// alu_design
module alu_design #(parameter W = 8)(
    input clk, rst, mode, ce, cin,
    input [1:0] inp_valid,
    input [7:0] opa, opb,
    input [3:0] cmd,
    output reg err, ov, cout, g, l, e,
    output reg [15:0] res
);
export LEC_CHECK = 0
export CAP_MARGIN = 20
export CORE_MARGIN = 2
export CORE_UTILIZATION = 65
export CTS_CLUSTER_DIAMETER = 35
export SETUP_SLACK_MARGIN = -0.39
export SLEW_MARGIN = 20
create_clock -name core_clock -period 5.07 [get_ports {clk}]
run.sh (not shown) runs the stock make flow with config.mk's settings and CLKGATE_MAP_FILE=.
The first run completed and failed the layout checks on negative setup slack.
Rerun with:
- CORE_UTILIZATION: 65 -> 68
- CTS_CLUSTER_DIAMETER: 35 -> unset
- SETUP_SLACK_MARGIN: -0.39 -> unset
- clock period: 5.07 -> 6.49 ns (I/O delays scaled with it)
Effect: Now the flow ran to the end with no violations. Via count shrinks by 4.8%. Critical path depth goes down by 1. Combinational power shrinks by 36%. Cell area goes down by 8.8%. Setup slack improves by 680 ps.

---

alu_design again, from the RTL that the note above started with.
make LEC_CHECK=0 ABC_AREA=1 CAP_MARGIN=20 CORE_ASPECT_RATIO=0.5 CORE_MARGIN=2 CORE_UTILIZATION=72 CTS_CLUSTER_DIAMETER=391 CTS_CLUSTER_SIZE=99 SLEW_MARGIN=20 finish   # period 2.15 ns
The first run ended with an error in detailed placement (3_5_place_dp).
Next try:
ABC_AREA = unset   (was 1)
CAP_MARGIN = 0   (was 20)
CORE_ASPECT_RATIO = unset   (was 0.5)
CTS_CLUSTER_DIAMETER = 105   (was 391)
CTS_CLUSTER_SIZE = unset   (was 99)
PLACE_DENSITY = 0.36   (was unset)
SETUP_SLACK_MARGIN = 1.16   (was unset)
clock period = 5.83 ns   (was 2.15 ns; I/O delays follow)
Effect:
- This time the run died in global routing (5_1_grt)
- synthesized cell count shrinks by 17%
- die area is about the same
- area after synthesis grows by 0.61%

---

JK:
alu_design again, from the RTL that the note above started with.
clock: 5.13 ns
lec_check: 0
abc_area: 1
cap_margin: 10
core_aspect_ratio: 1.17
core_margin: 2
core_utilization: 64
cts_cluster_diameter: 25
cts_cluster_size: 80
gpl_timing_driven: 1
max_routing_layer: met5
min_routing_layer: met1
place_density_lb_addon: 0.01
setup_slack_margin: 0.3
slew_margin: 20
In JK the implementation ran to completion but is not tape-out ready, as the final checks report negative setup slack.
Changes in MS relative to JK:
==> flow/config.mk <==
export PLATFORM = sky130hd
export DESIGN_NAME = alu_design
export DESIGN_NICKNAME = alu_design
export VERILOG_FILES = /design/flow/design.v
export SDC_FILE = /design/flow/constraint.sdc
export NUM_CORES = 4
export LEC_CHECK = 0
export CAP_MARGIN = 10
export CELL_PAD_IN_SITES_DETAIL_PLACEMENT = 2
export CORE_ASPECT_RATIO = 0.53
export CORE_MARGIN = 2
export CORE_UTILIZATION = 56
export CTS_CLUSTER_SIZE = 80
export GPL_TIMING_DRIVEN = 1
export HOLD_SLACK_MARGIN = -0.03
export MAX_ROUTING_LAYER = met4
export MIN_ROUTING_LAYER = met1
export PLACE_DENSITY = 0.46
export SETUP_SLACK_MARGIN = 0.3
export SLEW_MARGIN = 20
export TNS_END_PERCENT = 60
==> flow/constraint.sdc <==
create_clock -name core_clock -period 5.45 [get_ports {clk}]
set_input_delay 1.0900 -clock core_clock [delete_from_list [all_inputs] [get_ports {clk}]]
set_output_delay 1.0900 -clock core_clock [all_outputs]
set_load 0.01 [all_outputs]
MS against JK: floorplan core density lower; area inside the core boundary higher; share of synthesized cell area in full adder, half adder and majority cells lower; top-level port count roughly the same; die area higher.
Against JK, MS comes in about 60% higher on width of the die.
Run status, MS: aborted in 3_5_place_dp, error DPL-0033
Input-level comparison between AL and MS:
==> flow/config.mk <==
export PLATFORM = sky130hd
export DESIGN_NAME = alu_design
export DESIGN_NICKNAME = alu_design
export VERILOG_FILES = /design/flow/design.v
export SDC_FILE = /design/flow/constraint.sdc
export NUM_CORES = 4
export LEC_CHECK = 0
export CAP_MARGIN = 10
export CORE_ASPECT_RATIO = 0.89
export CORE_MARGIN = 7
export CORE_UTILIZATION = 49
export CTS_CLUSTER_DIAMETER = 238
export CTS_CLUSTER_SIZE = 98
export GPL_TIMING_DRIVEN = 1
export MAX_ROUTING_LAYER = met5
export MIN_ROUTING_LAYER = met1
export PLACE_DENSITY = 0.35
export SETUP_SLACK_MARGIN = 0.3
export SLEW_MARGIN = 20
export TNS_END_PERCENT = 15
Notes after the runs:
Summary across AL and MS: the single failing run is MS.
Seen in the log of MS: DPL-0033 during 3_5_place_dp, after which the run never completed.
Routability congestion estimate, AL and MS: smaller value in AL
MS -> AL: total cells reported by yosys after synthesis delta 0, exact match
Mean cell area of the mapped netlist: MS vs AL identical
Comparing MS against AL, there is no change at all in number of nets at floorplan.
AL vs. MS: share of the core filled by cells before placement went down by 6.8 points.
Die area on AL is behind MS.
The higher row count came out of AL.
The higher height of the die came out of AL.
No activity file was given, so power comes from the tool's default toggle rates.
